==> inputs of run a <==
Design adaptive_pe, start of the top module:
module adaptive_pe #(
    parameter integer MAX_WIDTH = 64,
    parameter integer MAX_ACC_WIDTH = 20   
)(
    input  wire                         clk,
    input  wire                         reset,
    input  wire                         ce,
    input  wire                         accumulate,
    input  wire                         test_mode,
    input  wire [2:0]                   precision_mode,
    input  wire [MAX_WIDTH-1:0]         weight_in,
    input  wire [MAX_WIDTH-1:0]         activation_in,
    input  wire [MAX_WIDTH-1:0]         mask_in,
    output reg  [MAX_ACC_WIDTH-1:0]     accumulated_sum,
    output wire                         clock_gated,
    output wire                         computation_skipped,
    output wire [2:0]                   active_precision   
);
    reg [6:0] active_bits;       
    reg [5:0] parallel_ops;      
    reg [8:0] max_value;         
    always @(*) begin
        case (precision_mode)
  ...
==> flow/config.mk <==
export PLATFORM = sky130hd
export DESIGN_NAME = adaptive_pe
export DESIGN_NICKNAME = adaptive_pe
export VERILOG_FILES = /design/flow/design.v
export SDC_FILE = /design/flow/constraint.sdc
export NUM_CORES = 4
export LEC_CHECK = 0
export CAP_MARGIN = 20
export CORE_MARGIN = 2
export CORE_UTILIZATION = 72
export CTS_CLUSTER_DIAMETER = 323
export CTS_CLUSTER_SIZE = 41
export MAX_ROUTING_LAYER = met4
export SLEW_MARGIN = 20
==> flow/constraint.sdc <==
create_clock -name core_clock -period 11.5 [get_ports {clk}]
set_input_delay 2.3000 -clock core_clock [delete_from_list [all_inputs] [get_ports {clk}]]
set_output_delay 2.3000 -clock core_clock [all_outputs]
set_load 0.01 [all_outputs]
run.sh (not shown) runs the stock make flow with config.mk's settings and CLKGATE_MAP_FILE=.
==> run b: changes against run a <==
- ABC_AREA: default -> 1
- CORE_ASPECT_RATIO: default -> 1.43
- CTS_CLUSTER_DIAMETER: 323 -> 230
- CTS_CLUSTER_SIZE: 41 -> 99
- MAX_ROUTING_LAYER: met4 -> default
- SETUP_SLACK_MARGIN: default -> 0.61
==> flow/constraint.sdc (replaced) <==
create_clock -name core_clock -period 4.22 [get_ports {clk}]
set_input_delay 0.8440 -clock core_clock [delete_from_list [all_inputs] [get_ports {clk}]]
set_output_delay 0.8440 -clock core_clock [all_outputs]
set_load 0.01 [all_outputs]
==> comparison <==
Die size: run b is larger than run a (about 4.6%).
Of run b and run a, run b has the higher area after synthesis (gap 4.6%, measured against run a).
Of run a and run b, run b has the higher synthesized cell count (gap 17%, measured against run b).
Run a failed in 5_1_grt. Run b never finished: it broke off in 5_1_grt.

==> exp/violet <==
==> flow/design.v <==
`timescale 1ns / 1ps
module sparse_detector #(
    parameter WORD_SIZE = 64
)(
    input  wire [WORD_SIZE-1:0] data_in,
    output wire                 is_zero,     
    output wire                 is_sparse    
);
    assign is_zero = (data_in == {WORD_SIZE{1'b0}});
    function integer count_ones;
        input [WORD_SIZE-1:0] v;
        integer i, cnt;
        begin
            cnt = 0;
            for (i = 0; i < WORD_SIZE; i = i + 1)
                cnt = cnt + v[i];
            count_ones = cnt;
        end
    endfunction
    wire [6:0] ones_count = count_ones(data_in);
    assign is_sparse = (ones_count < (WORD_SIZE / 10));
endmodule
`timescale 1ns / 1ps
module adaptive_pe #(
    parameter integer MAX_WIDTH = 64,
    parameter integer MAX_ACC_WIDTH = 20   
)(
    input  wire                         clk,
    input  wire                         reset,
    input  wire                         ce,
    input  wire                         accumulate,
    input  wire                         test_mode,
    input  wire [2:0]                   precision_mode,
    input  wire [MAX_WIDTH-1:0]         weight_in,
    input  wire [MAX_WIDTH-1:0]         activation_in,
    input  wire [MAX_WIDTH-1:0]         mask_in,
    output reg  [MAX_ACC_WIDTH-1:0]     accumulated_sum,
    output wire                         clock_gated,
    output wire                         computation_skipped,
    output wire [2:0]                   active_precision   
);
    reg [6:0] active_bits;       
    reg [5:0] parallel_ops;      
    reg [8:0] max_value;         
    always @(*) begin
        case (precision_mode)
            3'b000: begin   
                active_bits = 7'd64;
                parallel_ops = 6'd64;
                max_value = 9'd1;
            end
            3'b001: begin   
                active_bits = 7'd64;
                parallel_ops = 6'd32;
                max_value = 9'd3;
            end
            3'b010: begin   
                active_bits = 7'd64;
                parallel_ops = 6'd16;
                max_value = 9'd15;
            end
            3'b011: begin   
                active_bits = 7'd64;
                parallel_ops = 6'd8;
                max_value = 9'd255;
            end
            default: begin   
                active_bits = 7'd64;
                parallel_ops = 6'd64;
                max_value = 9'd1;
            end
        endcase
    end
    assign active_precision = precision_mode;
    wire weight_is_zero, activation_is_zero;
    wire weight_is_sparse, activation_is_sparse;
    sparse_detector #(
        .WORD_SIZE(MAX_WIDTH)
    ) weight_detector (
        .data_in(weight_in),
        .is_zero(weight_is_zero),
        .is_sparse(weight_is_sparse)
    );
    sparse_detector #(
        .WORD_SIZE(MAX_WIDTH)
    ) activation_detector (
        .data_in(activation_in),
        .is_zero(activation_is_zero),
        .is_sparse(activation_is_sparse)
    );
    wire skip_compute = weight_is_zero || activation_is_zero;
    assign computation_skipped = skip_compute && ce;
    wire pe_enable = ce && !skip_compute;
    wire acc_enable = pe_enable || test_mode;
    assign clock_gated = !pe_enable;
    reg [MAX_ACC_WIDTH-1:0] compute_result;
    always @(*) begin
        case (precision_mode)
            3'b000: compute_result = compute_1bit();
            3'b001: compute_result = compute_2bit();
            3'b010: compute_result = compute_4bit();
            3'b011: compute_result = compute_8bit();
            default: compute_result = {MAX_ACC_WIDTH{1'b0}};
        endcase
    end
    function [MAX_ACC_WIDTH-1:0] compute_1bit;
        reg [MAX_WIDTH-1:0] xnor_result;
        integer i, count;
        begin
            xnor_result = ~(weight_in ^ activation_in) & mask_in;
            count = 0;
            for (i = 0; i < MAX_WIDTH; i = i + 1) begin
                count = count + xnor_result[i];
            end
            compute_1bit = count[MAX_ACC_WIDTH-1:0];
        end
    endfunction
    function [MAX_ACC_WIDTH-1:0] compute_2bit;
        integer i;
        reg [1:0] w, a;
        reg [3:0] product;
        integer sum;
        begin
            sum = 0;
            for (i = 0; i < 32; i = i + 1) begin
                w = weight_in[i*2 +: 2];
                a = activation_in[i*2 +: 2];
                product = w * a;   
                sum = sum + product;
            end
            compute_2bit = sum[MAX_ACC_WIDTH-1:0];
        end
    endfunction
    function [MAX_ACC_WIDTH-1:0] compute_4bit;
        integer i;
        reg [3:0] w, a;
        reg [7:0] product;
        integer sum;
        begin
            sum = 0;
            for (i = 0; i < 16; i = i + 1) begin
                w = weight_in[i*4 +: 4];
                a = activation_in[i*4 +: 4];
                product = w * a;   
                sum = sum + product;
            end
            compute_4bit = sum[MAX_ACC_WIDTH-1:0];
        end
    endfunction
    function [MAX_ACC_WIDTH-1:0] compute_8bit;
        integer i;
        reg [7:0] w, a;
        reg [15:0] product;
        integer sum;
        begin
            sum = 0;
            for (i = 0; i < 8; i = i + 1) begin
                w = weight_in[i*8 +: 8];
                a = activation_in[i*8 +: 8];
                product = w * a;   
                sum = sum + product;
            end
            compute_8bit = sum[MAX_ACC_WIDTH-1:0];
        end
    endfunction
    always @(posedge clk or posedge reset) begin
        if (reset) begin
            accumulated_sum <= {MAX_ACC_WIDTH{1'b0}};
        end else if (acc_enable) begin
            if (!accumulate) begin
                accumulated_sum <= {MAX_ACC_WIDTH{1'b0}};
            end else begin
                accumulated_sum <= accumulated_sum + compute_result;
            end
        end
    end
endmodule
==> flow/run.sh <==
#!/bin/bash
# the make line also repeats each setting of config.mk as NAME=value (left out here)
make -C /OpenROAD-flow-scripts/flow DESIGN_CONFIG=/design/flow/config.mk WORK_HOME=/design/flow/orfs CLKGATE_MAP_FILE= finish
==> flow/config.mk <==
export PLATFORM = sky130hd
export DESIGN_NAME = adaptive_pe
export DESIGN_NICKNAME = adaptive_pe
export VERILOG_FILES = /design/flow/design.v
export SDC_FILE = /design/flow/constraint.sdc
export NUM_CORES = 4
export LEC_CHECK = 0
export CAP_MARGIN = 20
export CORE_MARGIN = 3
export CORE_UTILIZATION = 56
export CTS_CLUSTER_DIAMETER = 241
export GPL_TIMING_DRIVEN = 1
export PLACE_DENSITY_LB_ADDON = 0.25
export SLEW_MARGIN = 20
export TNS_END_PERCENT = 45
==> flow/constraint.sdc <==
create_clock -name core_clock -period 10.8 [get_ports {clk}]
set_input_delay 2.1600 -clock core_clock [delete_from_list [all_inputs] [get_ports {clk}]]
set_output_delay 2.1600 -clock core_clock [all_outputs]
set_load 0.01 [all_outputs]
==> inputs of exp/cedar, as changes to exp/violet <==
Settings changed: CORE_MARGIN 3 to 2, CORE_UTILIZATION 56 to 40, CTS_CLUSTER_DIAMETER 241 to default, GPL_TIMING_DRIVEN 1 to default, PLACE_DENSITY_LB_ADDON 0.25 to default, TNS_END_PERCENT 45 to default.
==> flow/constraint.sdc (replaced) <==
create_clock -name core_clock -period 12.8 [get_ports {clk}]
set_input_delay 2.5600 -clock core_clock [delete_from_list [all_inputs] [get_ports {clk}]]
set_output_delay 2.5600 -clock core_clock [all_outputs]
set_load 0.01 [all_outputs]
==> inputs of exp/sierra, as changes to exp/violet <==
Settings changed: CAP_MARGIN 20 to 10, CORE_MARGIN 3 to 7, CORE_UTILIZATION 56 to 21, GPL_TIMING_DRIVEN 1 to 0, HOLD_SLACK_MARGIN from default to 0.04, MAX_ROUTING_LAYER from default to met4.
==> flow/constraint.sdc (replaced) <==
create_clock -name core_clock -period 8.44 [get_ports {clk}]
set_input_delay 1.6880 -clock core_clock [delete_from_list [all_inputs] [get_ports {clk}]]
set_output_delay 1.6880 -clock core_clock [all_outputs]
set_load 0.01 [all_outputs]
==> impl_metrics.ini <==
; generated from flow reports
[final_timing]
finalSetupViolations = 11
fin_ws_ps = -500.9
final.setup.tns_ps = -3659

[status]
so_faults = setup timing
status = finished with violations

[global_routing]
antenna_found_initial = 9
(the above is from exp/violet)
==> impl_metrics.ini <==
; generated from flow reports
[final_timing]
finalSetupViolations = 19
fin_ws_ps = -2418

[status]
status = finished with violations
so_faults = setup timing
(the above is from exp/sierra)
==> impl_metrics.ini <==
; generated from flow reports
[global_routing]
antenna_found_initial = 6

[status]
status = no timing/DRC/antenna violations

[final_timing]
final.setup.tns_ps = 0
(the above is from exp/cedar)
